## raven
Design Circle_Area_Calculator, start of the top module:
module Circle_Area_Calculator(clk, rst, radius, area);
  input wire clk, rst;
  input wire [31:0] radius;
  output reg [31:0] area;
  wire [31:0] Square_radius, Result;
  parameter Pi = 32'b01000000010010010000111111010000;
  FloatMultiplier_rounding FM0(.Multiplicand(radius), .Multiplier(radius), .Result(Square_radius));
  FloatMultiplier_rounding FM1(.Multiplicand(Square_radius), .Multiplier(Pi), .Result(Result));
  always @(posedge clk) begin
	if(rst) begin
		area[31:0] <= 1'b0;
	end else begin
		area[31:0] <= Result[31:0];
	end
  end
endmodule
Size: roughly 5,000 cells after synthesis, about 31 flip-flops, ~66 I/O pins, about 0.032 sq mm of cells after synthesis.
Settings: LEC_CHECK=0, ABC_AREA=1, CAP_MARGIN=30, CORE_ASPECT_RATIO=0.9, CORE_MARGIN=2, CORE_UTILIZATION=72, CTS_CLUSTER_DIAMETER=219, CTS_CLUSTER_SIZE=82, GPL_TIMING_DRIVEN=1, HOLD_SLACK_MARGIN=0.07, MAX_ROUTING_LAYER=met4, PLACE_DENSITY_LB_ADDON=0.01, SETUP_SLACK_MARGIN=0.96, SLEW_MARGIN=20; clock period 23.1 ns.
run.sh (not shown) runs the stock make flow with config.mk's settings and CLKGATE_MAP_FILE=.
raven did not finish; the tool stopped in clock tree synthesis with error DPL-0038.
Edits applied to the flow inputs when going from raven to juniper:
# raven
export LEC_CHECK = 0
export ABC_AREA = 1
export CAP_MARGIN = 30
export CORE_ASPECT_RATIO = 0.9
export CORE_MARGIN = 2
export CORE_UTILIZATION = 72
export CTS_CLUSTER_DIAMETER = 219
export CTS_CLUSTER_SIZE = 82
export GPL_TIMING_DRIVEN = 1
export HOLD_SLACK_MARGIN = 0.07
export MAX_ROUTING_LAYER = met4
export PLACE_DENSITY_LB_ADDON = 0.01
export SETUP_SLACK_MARGIN = 0.96
export SLEW_MARGIN = 20
create_clock -name core_clock -period 23.1 [get_ports {clk}]
# juniper
export LEC_CHECK = 0
export ABC_AREA = 1
export CAP_MARGIN = 30
export CORE_MARGIN = 2
export CORE_UTILIZATION = 57
export CTS_CLUSTER_DIAMETER = 219
export CTS_CLUSTER_SIZE = 82
export GPL_TIMING_DRIVEN = 1
export HOLD_SLACK_MARGIN = 0.07
export PLACE_DENSITY_LB_ADDON = 0.11
export SETUP_SLACK_MARGIN = -0.45
export SLEW_MARGIN = 20
create_clock -name core_clock -period 26.7 [get_ports {clk}]
--- outcome ---
- Across juniper and raven, a clean result was obtained everywhere but in raven.
- Relative to raven, die height has gone up in juniper.
- Compared to raven, juniper was floorplanned on a bigger die.
- [compare] base=raven new=juniper: die outline width rose by about 6.5%; Yosys chip area neither gained nor lost much.
- Comparing juniper against raven, there is no change at all in average instance area after synthesis.
- juniper gives less post-placement cell area than raven did.
- HPWL reported at the end of detailed placement shrinks by more than a quarter when moving from raven to juniper.
- Summary of the comparison: floorplan core area is higher in juniper, relative to raven.
- raven has a lower post-place setup slack than juniper.
- NOTE number of instances in the placed design raven->juniper decreased by a few percent
- Number of rows in the core area of juniper exceeds that of raven by more than 10%.
--- input diff juniper..cedar ---
# juniper
export LEC_CHECK = 0
export ABC_AREA = 1
export CAP_MARGIN = 30
export CORE_MARGIN = 2
export CORE_UTILIZATION = 57
export CTS_CLUSTER_DIAMETER = 219
export CTS_CLUSTER_SIZE = 82
export GPL_TIMING_DRIVEN = 1
export HOLD_SLACK_MARGIN = 0.07
export PLACE_DENSITY_LB_ADDON = 0.11
export SETUP_SLACK_MARGIN = -0.45
export SLEW_MARGIN = 20
create_clock -name core_clock -period 26.7 [get_ports {clk}]
# cedar
export LEC_CHECK = 0
export ABC_AREA = 1
export CAP_MARGIN = 20
export CORE_MARGIN = 2
export CORE_UTILIZATION = 58
export SLEW_MARGIN = 20
create_clock -name core_clock -period 24.5 [get_ports {clk}]
## What came out
cedar vs. juniper: floorplan die width went down by 0.85%.
On cedar: worst hold slack is 0.42 ns lower than what juniper gave.
| cedar | all stages done | FAIL | setup timing |
Diff juniper -> cedar | buffering stage count on the worst path with inverters included | increase of 60%
Final period utilization | cedar above juniper

---

Setup of run A:
Circle_Area_Calculator again, from the RTL that the note above started with.
clock: 27.6 ns
lec_check: 0
abc_area: 1
cap_margin: 20
core_margin: 2
core_utilization: 72
cts_cluster_diameter: 353
cts_cluster_size: 15
hold_slack_margin: -0.05
max_routing_layer: met4
setup_slack_margin: 3.65
slew_margin: 20
The log for run A ends in global routing with error ODB-0269, so the run never completed.
[inputs] run B vs run A
# run A
export LEC_CHECK = 0
export ABC_AREA = 1
export CAP_MARGIN = 20
export CORE_MARGIN = 2
export CORE_UTILIZATION = 72
export CTS_CLUSTER_DIAMETER = 353
export CTS_CLUSTER_SIZE = 15
export HOLD_SLACK_MARGIN = -0.05
export MAX_ROUTING_LAYER = met4
export SETUP_SLACK_MARGIN = 3.65
export SLEW_MARGIN = 20
create_clock -name core_clock -period 27.6 [get_ports {clk}]
# run B
export LEC_CHECK = 0
export ABC_AREA = 1
export CAP_MARGIN = 20
export CORE_MARGIN = 2
export CORE_UTILIZATION = 72
export SLEW_MARGIN = 20
create_clock -name core_clock -period 17.2 [get_ports {clk}]
==> results <==
Run B did not make it past detailed placement, where a tool error ended it.
Relative to run A, final RePlAce weighted congestion has gone up in run B.
As far as number of top-level pins goes, run B and run A are indistinguishable; the numbers are identical.
Looking at run A and run B, the simple-gate portion of the synthesized area is a wash.
Diff run B..run A | pre-placement core utilization | unchanged
Diff run B..run A | total cell area reported by yosys after synthesis | unchanged
Run A and run B ended up with nearly the same area of the core.
Relative to run B, the following input files were edited for run C:
# run B
export LEC_CHECK = 0
export ABC_AREA = 1
export CAP_MARGIN = 20
export CORE_MARGIN = 2
export CORE_UTILIZATION = 72
export SLEW_MARGIN = 20
create_clock -name core_clock -period 17.2 [get_ports {clk}]
# run C
export LEC_CHECK = 0
export ABC_AREA = 1
export CAP_MARGIN = 20
export CORE_MARGIN = 2
export CORE_UTILIZATION = 72
export CTS_CLUSTER_DIAMETER = 341
export CTS_CLUSTER_SIZE = 28
export MAX_ROUTING_LAYER = met4
export SLEW_MARGIN = 20
create_clock -name core_clock -period 27.6 [get_ports {clk}]
## What came out
Run C finished every stage and its layout cleared the timing, DRC and antenna checks. Re initial core utilization: no difference whatsoever between run C and run B. Any difference in placeable core region between run C and run B is small enough to ignore. Reported for run B and run C, number of flops mapped to enable cells by yosys turned out identical to the last digit. Synthesized area came out exactly the same in run B and run C. As far as proportion of synthesized flip-flops having asynchronous set or reset goes, run B and run C are indistinguishable; the numbers are identical. From run B to run C the numbers moved as follows: count of different cell masters after synthesis did not really move, standard-cell row count did not really move. Run C vs. run B: final estimated routing congestion in global placement shrank by 0.037, post-synthesis cell count flat. Between run B and run C, the number of standard cells reported by yosys does not differ in any meaningful way.
